==> v15 <==
==> flow/design.v <==
module top #(parameter WIDTH = 32)
(
	input				   clk,
	input				   rst,
	input 				   div_ready,
	input 				   div_datavalid_i,
	input 	   [WIDTH-1:0] div_dividend_i,
	input 	   [WIDTH-1:0] div_divisor_i,
	output reg 		 	   div_doing_o,
	output reg 		 	   div_qrvalid_o,
	output reg [WIDTH-1:0] div_quotient_o,
	output reg [WIDTH-1:0] div_remainder_o
);
reg [2*WIDTH  :0] div_remainder_r 	[WIDTH-1:0];
reg [2*WIDTH-1:0] div_divisor_r   	[WIDTH-1:0];
reg [  WIDTH-1:0] div_quotient_r  	[WIDTH-1:0];
reg               div_data_valid_r 	[WIDTH-1:0];
reg 		 	  div_qrvalid_r;
reg [WIDTH-1:0]   div_quotiento_r;
reg [WIDTH-1:0]   div_remaindero_r;
always @(posedge clk) begin
    if (rst) begin
    	div_doing_o <= 1'b0;
    end
    else if (div_qrvalid_o) begin
      	div_doing_o <= 1'b0;
    end
    else if(div_datavalid_i) begin
      	div_doing_o <= 1'b1;
    end
end
always @(posedge clk ) begin
	if (rst) begin
    	div_quotient_o 	<= 1'b0;
		div_remainder_o	<= 0;
		div_qrvalid_o	<=0;
    end
	else if (div_ready)begin
		div_quotient_o 	<= 1'b0;
		div_remainder_o	<= 0;
		div_qrvalid_o	<=0;
	end
	else if(div_qrvalid_r)begin
		div_quotient_o 	<= div_quotiento_r;
		div_remainder_o	<= div_remaindero_r;
		div_qrvalid_o	<= div_qrvalid_r;
	end
end
genvar div_m_var;
always @ (posedge clk ) begin
	if (rst) begin
		div_remainder_r	[0] <= {2*WIDTH+1{1'b0}};
		div_divisor_r  	[0] <= {2*WIDTH  {1'b0}};
		div_quotient_r 	[0] <= {  WIDTH  {1'b0}};
		div_data_valid_r[0] <=            1'b0  ;
	end else if (div_datavalid_i) begin
		if (|div_divisor_i) begin 
			div_remainder_r	[0] 	<= (div_dividend_i<<1) - (div_divisor_i<<WIDTH);
			div_divisor_r  	[0] 	<= div_divisor_i<<WIDTH;
			div_quotient_r 	[0] 	<= {  WIDTH  {1'b0}};
			div_data_valid_r[0] 	<=            1'b1  ;
		end else begin
			div_remainder_r	[0] 	<= {2*WIDTH+1{1'b0}};
			div_divisor_r  	[0] 	<= {2*WIDTH  {1'b0}};
			div_quotient_r 	[0] 	<= {  WIDTH  {1'b0}};
			div_data_valid_r[0] 	<=            1'b0  ;
		end
	end else begin
		div_remainder_r	[0]		<= {2*WIDTH+1{1'b0}};
		div_divisor_r  	[0]		<= {2*WIDTH  {1'b0}};
		div_quotient_r 	[0]		<= {  WIDTH  {1'b0}};
		div_data_valid_r[0]		<=            1'b0  ;
	end
end
generate
for (div_m_var=1;div_m_var<WIDTH;div_m_var=div_m_var+1) begin: calculate_cycle
	always @ (posedge clk ) begin
		if (rst) begin
			div_remainder_r[div_m_var] 	<= {2*WIDTH+1{1'b0}};
			div_divisor_r  [div_m_var] 	<= {2*WIDTH  {1'b0}};
			div_quotient_r [div_m_var] 	<= {  WIDTH  {1'b0}};
			div_data_valid_r[div_m_var] <=            1'b0  ;
		end else if (div_data_valid_r[div_m_var-1]) begin
			if (div_remainder_r[div_m_var-1][2*WIDTH]) begin 
				div_remainder_r[div_m_var] <= ((div_remainder_r[div_m_var-1]+div_divisor_r[div_m_var-1])<<1) - div_divisor_r[div_m_var-1];
				div_divisor_r  [div_m_var] <= div_divisor_r  [div_m_var-1];
				div_quotient_r [div_m_var] <= div_quotient_r [div_m_var-1]<<1 ;
				div_data_valid_r[div_m_var] <= div_data_valid_r[div_m_var-1];
			end else begin 
				div_remainder_r[div_m_var] <= (div_remainder_r[div_m_var-1]<<1) - div_divisor_r[div_m_var-1];
				div_divisor_r  [div_m_var] <= div_divisor_r  [div_m_var-1];
				div_quotient_r [div_m_var] <= (div_quotient_r [div_m_var-1]<<1) + 1'b1;
				div_data_valid_r[div_m_var] <= div_data_valid_r[div_m_var-1];
			end
		end else begin
			div_remainder_r[div_m_var] <= div_remainder_r[div_m_var-1];
			div_divisor_r  [div_m_var] <= div_divisor_r  [div_m_var-1];
			div_quotient_r [div_m_var] <= div_quotient_r [div_m_var-1];
			div_data_valid_r[div_m_var] <= div_data_valid_r[div_m_var-1];
		end
	end
end
endgenerate
always @ (posedge clk ) begin
	if (rst) begin
		div_remaindero_r <= {WIDTH{1'b0}};
		div_remaindero_r  <= {WIDTH{1'b0}};
		div_qrvalid_r  <=        1'b0  ;
	end else if (div_data_valid_r[WIDTH-1]) begin
		if (div_remainder_r[WIDTH-1][2*WIDTH]) begin
			div_remaindero_r <= (div_remainder_r[WIDTH-1]+div_divisor_r[WIDTH-1])>>WIDTH;
			div_quotiento_r  <= div_quotient_r [WIDTH-1]<<1;
			div_qrvalid_r  <= div_data_valid_r[WIDTH-1];
		end else begin
			div_remaindero_r <= div_remainder_r[WIDTH-1]>>WIDTH;
			div_quotiento_r  <= (div_quotient_r [WIDTH-1]<<1) + 1'b1;
			div_qrvalid_r  <= div_data_valid_r[WIDTH-1];
		end
	end else begin
			div_qrvalid_r  <= div_data_valid_r[WIDTH-1];
	end
end
endmodule
==> flow/run.sh <==
#!/bin/bash
# the make line also repeats each setting of config.mk as NAME=value (left out here)
make -C /OpenROAD-flow-scripts/flow DESIGN_CONFIG=/design/flow/config.mk WORK_HOME=/design/flow/orfs CLKGATE_MAP_FILE= finish
==> flow/config.mk <==
export PLATFORM = sky130hd
export DESIGN_NAME = top
export DESIGN_NICKNAME = top
export VERILOG_FILES = /design/flow/design.v
export SDC_FILE = /design/flow/constraint.sdc
export NUM_CORES = 4
export LEC_CHECK = 0
export ABC_AREA = 0
export CAP_MARGIN = 20
export CORE_MARGIN = 2
export CORE_UTILIZATION = 72
export HOLD_SLACK_MARGIN = -0.08
export PLACE_DENSITY = 0.94
export SETUP_SLACK_MARGIN = 1.1
export SLEW_MARGIN = 20
==> flow/constraint.sdc <==
create_clock -name core_clock -period 3.72 [get_ports {clk}]
set_input_delay 0.7440 -clock core_clock [delete_from_list [all_inputs] [get_ports {clk}]]
set_output_delay 0.7440 -clock core_clock [all_outputs]
set_load 0.01 [all_outputs]
==> v6 (differences from v15) <==
- ABC_AREA: 0 -> 1
- PLACE_DENSITY: 0.94 -> 0.95
==> results.ini <==
[floorplan]
fp_util_pct=72.3
core_area_sq_mm=0.324
die_y_microns=574

[outcome]
error_line=[ERROR GRT-0232] Routing congestion too high. Check the congestion heatmap in the GUI.
haltStage=global routing (5_1_grt)
status=stopped before the end

[synthesis]
area_leaders=dfxtp_1 (27%), nand2_1 (12%), ha_1 (11%), nor2_1 (10%), inv_1 (7.4%)
synthAdderAreaFrac_pct=11.2
top_cell_area_share_pct=27.4
synthTopCellsByCount=nand2_1 (7453), nor2_1 (6424), inv_1 (4619), o21ai_0 (3376), dfxtp_1 (3203)

# the run above: v6

==> results.ini <==
[outcome]
status=stopped before the end
error_line=[ERROR DPL-0033] detailed placement checks failed during check placement.
haltStage=clock tree synthesis (4_1_cts)

[floorplan]
fp_util_pct=72.4
die_y_microns=542

[synthesis]
top_cell_area_share_pct=30.8
area_leaders=dfxtp_1 (31%), ha_1 (12%), mux2i_1 (8.0%), nor2_1 (7.0%), xnor2_1 (4.7%)
synthTopCellsByCount=nor2_1 (3878), dfxtp_1 (3203), ha_1 (1986), a21oi_1 (1694), mux2i_1 (1671)

# the run above: v15

